Design pcie_pio_ctrl, start of the top module:
module pcie_pio_ctrl (
  input          clk,
  input          reset,
  input          tvalid,
  input  [63:0]  tdata,
  output         tready,
  input  [7:0]   tstrb,
  input  [21:0]  tuser,
  input          tlast,
  output [7:0]   cfg_addr,
  output [31:0]  cfg_wr_data,
  output         cfg_rd_cmd,
  output         cfg_wr_cmd,
  input  [31:0]  cfg_rd_data,
  input          cfg_valid,
  output         fifo0_wr_cmd,
  output [131:0] fifo0_wr_data,
  input          fifo0_empty_flag,
  input          fifo0_full_flag,
  input          fifo0_prog_full_flag,
  input          fifo1_full_flag,
  input          fifo1_empty_flag,
  output         fifo1_rd_cmd,
  input  [131:0] fifo1_rd_data,
  input  [7:0]   cfg_bus_number,
  input  [4:0]   cfg_device_number,
  input  [2:0]   cfg_function_number,
  input          lnk_up,
  input          cfg_to_turnoff,
  output         cfg_to_turnoff_ok,
  output         tx_tvalid,
  output [63:0]  tx_tdata,
  input          tx_tready,
  output [7:0]   tx_tstrb,
  output         tx_tlast
);
export LEC_CHECK = 0
export ABC_AREA = 0
export CAP_MARGIN = 20
export CELL_PAD_IN_SITES_DETAIL_PLACEMENT = 0
export CORE_ASPECT_RATIO = 1.67
export CORE_MARGIN = 2
export CORE_UTILIZATION = 72
export CTS_CLUSTER_DIAMETER = 66
export GPL_TIMING_DRIVEN = 1
export PLACE_DENSITY_LB_ADDON = 0.02
export SETUP_SLACK_MARGIN = 0.69
export SLEW_MARGIN = 20
export TNS_END_PERCENT = 90
create_clock -name core_clock -period 2.87 [get_ports {clk}]
run.sh (not shown) runs the stock make flow with config.mk's settings and CLKGATE_MAP_FILE=.
Next try:
==> flow/config.mk (replaced) <==
export PLATFORM = sky130hd
export DESIGN_NAME = pcie_pio_ctrl
export DESIGN_NICKNAME = pcie_pio_ctrl
export VERILOG_FILES = /design/flow/design.v
export SDC_FILE = /design/flow/constraint.sdc
export NUM_CORES = 4
export LEC_CHECK = 0
export CAP_MARGIN = 20
export CORE_MARGIN = 2
export CORE_UTILIZATION = 72
export SETUP_SLACK_MARGIN = -0.16
export SLEW_MARGIN = 20
==> flow/constraint.sdc (replaced) <==
create_clock -name core_clock -period 3.06 [get_ports {clk}]
set_input_delay 0.6120 -clock core_clock [delete_from_list [all_inputs] [get_ports {clk}]]
set_output_delay 0.6120 -clock core_clock [all_outputs]
set_load 0.01 [all_outputs]
After rerunning: Final area shrinks by 4.6%. Critical path depth is unchanged. Routed wire length shrinks by 19%. Count of clock-buffer cells in the layout grows by 27. Synthesized cell count stays the same. Die size barely changes. Maximum frequency shrinks by 3.3%. Global-route usage shrinks by 5.0 points. Combinational power shrinks by 21%. Clock power grows by about 4%.
Next try:
--- a/flow/config.mk
+++ b/flow/config.mk
@@ -6,7 +6,7 @@
 export NUM_CORES = 4
 export LEC_CHECK = 0
+export ABC_AREA = 1
 export CAP_MARGIN = 20
 export CORE_MARGIN = 2
-export CORE_UTILIZATION = 72
-export SETUP_SLACK_MARGIN = -0.16
+export CORE_UTILIZATION = 70
 export SLEW_MARGIN = 20
==> flow/constraint.sdc (replaced) <==
create_clock -name core_clock -period 13.2 [get_ports {clk}]
set_input_delay 2.6400 -clock core_clock [delete_from_list [all_inputs] [get_ports {clk}]]
set_output_delay 2.6400 -clock core_clock [all_outputs]
set_load 0.01 [all_outputs]
Outcome: The new run produced a clean layout. Worst setup slack improved by 6900 ps. Routed wire length went up by 4.9%. Non-clock buffer count decreases by 103. Die size rose by 6.0%. Critical path depth climbs by 3. Area after synthesis climbs by 3.1%. Final area climbs by 0.80%. Synthesized cell count came out higher by 39%. Sequential share of layout area goes down by 0.42 points.
Next try:
--- a/flow/config.mk
+++ b/flow/config.mk
@@ -6,7 +6,6 @@
 export NUM_CORES = 4
 export LEC_CHECK = 0
-export ABC_AREA = 1
 export CAP_MARGIN = 20
 export CORE_MARGIN = 2
-export CORE_UTILIZATION = 70
+export CORE_UTILIZATION = 59
 export SLEW_MARGIN = 20
==> flow/constraint.sdc (replaced) <==
create_clock -name core_clock -period 3.27 [get_ports {clk}]
set_input_delay 0.6540 -clock core_clock [delete_from_list [all_inputs] [get_ports {clk}]]
set_output_delay 0.6540 -clock core_clock [all_outputs]
set_load 0.01 [all_outputs]
Outcome:
- worst setup slack loses 6600 ps
- via count decreases by about a fifth
- die area increases by about a fifth
- routed wire length decreases by a few percent
Next try:
--- a/flow/config.mk
+++ b/flow/config.mk
@@ -8,4 +8,5 @@
 export CAP_MARGIN = 20
 export CORE_MARGIN = 2
-export CORE_UTILIZATION = 59
+export CORE_UTILIZATION = 62
+export CTS_CLUSTER_DIAMETER = 262
 export SLEW_MARGIN = 20
==> flow/constraint.sdc (replaced) <==
create_clock -name core_clock -period 4.26 [get_ports {clk}]
set_input_delay 0.8520 -clock core_clock [delete_from_list [all_inputs] [get_ports {clk}]]
set_output_delay 0.8520 -clock core_clock [all_outputs]
set_load 0.01 [all_outputs]
After rerunning: Final area went down by 1.1%; power goes down by 24%; critical path depth is higher by 2; sequential cell count stays the same; worst hold slack gains 330 ps; cell count goes down by 2.0%; synthesized cell count is unchanged; fmax went down by 20%; non-clock buffer count decreases by 47; sequential share of layout area went up by 0.58 points; global-route usage increases by 0.76 points.


pcie_pio_ctrl again, from the RTL that the note above started with.
clock: 2.81 ns
lec_check: 0
cap_margin: 20
core_margin: 2
core_utilization: 72
cts_cluster_diameter: 400
setup_slack_margin: 0.44
slew_margin: 20
Change:
- CTS_CLUSTER_DIAMETER: 400 -> default
- CTS_CLUSTER_SIZE: default -> 14
- PLACE_DENSITY: default -> 0.95
- SETUP_SLACK_MARGIN: 0.44 -> 0.36
- With this change the flow ended with an error in global routing
- synthesized area does not change
- die area does not change
- synthesized cell count is unchanged
Change:
- CORE_UTILIZATION: 72 -> 70
- CTS_CLUSTER_DIAMETER: default -> 329
- CTS_CLUSTER_SIZE: 14 -> 23
- PLACE_DENSITY: 0.95 -> default
- SETUP_SLACK_MARGIN: 0.36 -> 0.5
After rerunning: This time the run ran to the end with no violations; synthesized area is unchanged; die area goes up by 2.8%; synthesized cell count stays the same.
Power figures rest on the tool's default switching activity, not on a simulated workload.
